== run 1 ==
// tpumac
module tpumac
 #(parameter BITS_AB=8,
   parameter BITS_C=16)
  (
   input clk, rst_n, WrEn, en,
   input signed [BITS_AB-1:0] Ain,
   input signed [BITS_AB-1:0] Bin,
   input signed [BITS_C-1:0] Cin,
   output reg signed [BITS_AB-1:0] Aout,
   output reg signed [BITS_AB-1:0] Bout,
   output reg signed [BITS_C-1:0] Cout
  );
  reg signed [BITS_C-1:0] Mult;
  reg [BITS_C-1:0] Adder, CMux;
  assign Mult = Ain * Bin;
  assign Adder = Mult + Cout;
  assign CMux = WrEn ? Cin : Adder;
  always@(posedge clk, negedge rst_n) begin
	if (!rst_n) begin
		Aout <= '0;
		Bout <= '0;
		Cout <= '0;
	end
	else if (en) begin
		Aout <= Ain;
		Bout <= Bin;
		Cout <= CMux;
	end
  end
endmodule
Size: roughly 570 cells after synthesis, ~32 flip-flops, about 4500 um^2 of cells after synthesis.
Settings: LEC_CHECK=0, ABC_AREA=1, CAP_MARGIN=20, CORE_MARGIN=2, CORE_UTILIZATION=58, CTS_CLUSTER_DIAMETER=398, CTS_CLUSTER_SIZE=73, SLEW_MARGIN=20; clock period 4.1 ns.
run.sh (not shown) runs the stock make flow with config.mk's settings and CLKGATE_MAP_FILE=.
Run 1 completed end to end; final checks failed (negative setup slack).
### run 1 -> run 2
- removing CTS_CLUSTER_DIAMETER (formerly 398)
- changing CORE_UTILIZATION from 58 to 72
- changing CTS_CLUSTER_SIZE from 73 to 97
- changing the clock period (ns, I/O delays scaled along) from 4.1 to 4.93
Results
FAIL for each of run 1 and run 2
Total nets after synthesis: run 1 vs run 2 identical
[run 2] initial standard-cell utilization of the core rose 16 points relative to run 1
From run 1 to run 2, synthesized area did not move at all.
Run 2 -> run 1: simple-gate portion of the synthesized area delta 0, exact match
~same yosys synthesis chip area in run 1 and run 2
Die boundary height is higher on run 1
Run 1 -> run 2: placed cell area decreased by a few percent
Going from run 1 to run 2, die area shrank by more than 10%.
Number of library cell types mapped by synthesis: run 2 vs run 1 identical
Pre-CTS setup slack delta for run 2 relative to run 1: 0.19 ns higher

---

north:
The RTL this note starts from:
==> flow/design.v <==
module tpumac
 #(parameter BITS_AB=8,
   parameter BITS_C=16)
  (
   input clk, rst_n, WrEn, en,
   input signed [BITS_AB-1:0] Ain,
   input signed [BITS_AB-1:0] Bin,
   input signed [BITS_C-1:0] Cin,
   output reg signed [BITS_AB-1:0] Aout,
   output reg signed [BITS_AB-1:0] Bout,
   output reg signed [BITS_C-1:0] Cout
  );
  reg signed [BITS_C-1:0] Mult;
  reg [BITS_C-1:0] Adder, CMux;
  assign Mult = Ain * Bin;
  assign Adder = Mult + Cout;
  assign CMux = WrEn ? Cin : Adder;
  always@(posedge clk, negedge rst_n) begin
	if (!rst_n) begin
		Aout <= '0;
		Bout <= '0;
		Cout <= '0;
	end
	else if (en) begin
		Aout <= Ain;
		Bout <= Bin;
		Cout <= CMux;
	end
  end
endmodule
clock: 4.95 ns
lec_check: 0
cap_margin: 20
core_margin: 2
core_utilization: 72
cts_cluster_diameter: 27
cts_cluster_size: 25
place_density_lb_addon: 0.27
slew_margin: 20
Tool error DPL-0038 stopped north during clock tree synthesis (4_1_cts); no final results.
What south does differently from north at the input level:
Settings: a change of the clock period (ns, I/O delays scaled along) from 4.95 to 5.2.
==> results <==
Of north and south, not a single run came through the flow clean.
north failed in clock tree synthesis (4_1_cts) with DPL-0038.
south does better than north on sum of net half-perimeters after detailed placement.
Looking at north and south, the area figure in the yosys stat output is a wash.
Going from north to south, portion of netlist area occupied by mux cells barely changed; number of placed instances, taps included went down 1.2%; placeable core area did not really move.
### south -> east
Settings: CTS_CLUSTER_DIAMETER removed (was 27); TNS_END_PERCENT newly set to 65; CORE_UTILIZATION changed from 72 to 40; PLACE_DENSITY_LB_ADDON removed (was 0.27); GPL_ROUTABILITY_DRIVEN newly set to 0; CTS_CLUSTER_SIZE removed (was 25); ABC_AREA newly set to 1.
### Flow results
What south reported for post-synthesis cell count has to be multiplied by 1.4 to get the figure for east. Compared with south, east shows cell count after placement that has gone up by more than a quarter. Looking at share of cell area taken by muxes after synthesis, east sits 6.2 points below south. Changes observed in east relative to south: floorplan die height rose by about 37%; cell row count rose by 41%; parity-gate share of the synthesized area counting xor and xnor cells now sits lower. Looking at die area across east and south, the one that comes out higher is east. east | status: complete | timing, DRC, antenna: pass.
Relative to east, the following input files were edited for west:
Settings: TNS_END_PERCENT no longer set, was 65; ABC_AREA no longer set, was 1; GPL_ROUTABILITY_DRIVEN no longer set, was 0.
## What came out
Diff east -> west: worst path buffer plus inverter count increased 3, cell area after layout now sits lower, fraction of the cycle the final worst path needs moved up, worst hold slack now larger. The capture point of the worst path comes out Cout[12] in one run and Cout[15] in the other, namely in east and west respectively.
### west -> middle
Settings: CTS_CLUSTER_DIAMETER newly set to 38; CORE_UTILIZATION changed from 40 to 64; HOLD_SLACK_MARGIN newly set to -0.08.
==> comparison <==
- Result: PASS for each of middle and west
- Per the comparison of middle with west, overall die area down 36%, logic area higher.
- Looking only at shortest clock period the worst path allows after layout, and setting everything else aside, the higher value of middle and west goes to west.
- middle has sequential share of layout area above what west had.
- Between middle and west, it is middle whose worst setup slack is higher, by 0.0032 ns.
- Post-layout instance count excluding filler cells in middle is 9.2% below west.
- middle -> west: pin count of the biggest net entering global routing delta 0, exact match
- Compared to west, the routing of middle uses more wire.
- Between middle and west, the detailed-route via count is higher for middle.

---

## quartz
// tpumac: RTL as listed in full above, without the edits since
Settings: LEC_CHECK=0, CAP_MARGIN=20, CORE_MARGIN=2, CORE_UTILIZATION=70, CTS_CLUSTER_DIAMETER=43, CTS_CLUSTER_SIZE=37, SETUP_SLACK_MARGIN=-0.23, SLEW_MARGIN=20; clock period 4.95 ns.
quartz did not run to completion, as it errored out during 5_1_grt.
What fjord does differently from quartz at the input level:
Settings: a change of CTS_CLUSTER_SIZE from 37 to 31; a deleted SETUP_SLACK_MARGIN that had been -0.23; an added PLACE_DENSITY_LB_ADDON of 0.28; a change of the clock period (ns, I/O delays scaled along) from 4.95 to 3.16.
## What came out
Diff fjord..quartz | synthesized netlist net count | unchanged
Changes observed in fjord relative to quartz: number of cells in the yosys synthesis report was more or less identical; synthesized-area fraction occupied by and/or/nand/nor cells held; global placement routability congestion decreased about 1.5%; area of the die level.
Higher post-place setup slack was reported by quartz, not fjord.
Number of instances in the synthesized netlist: quartz vs fjord identical
Run status, fjord: aborted in 4_1_cts, error DPL-0038
Changes observed in fjord relative to quartz: post-detailed-placement half-perimeter wirelength level; total placed cells including tap cells moved up; instance area after placement moved up; area share of fa/ha/maj cells after synthesis level.
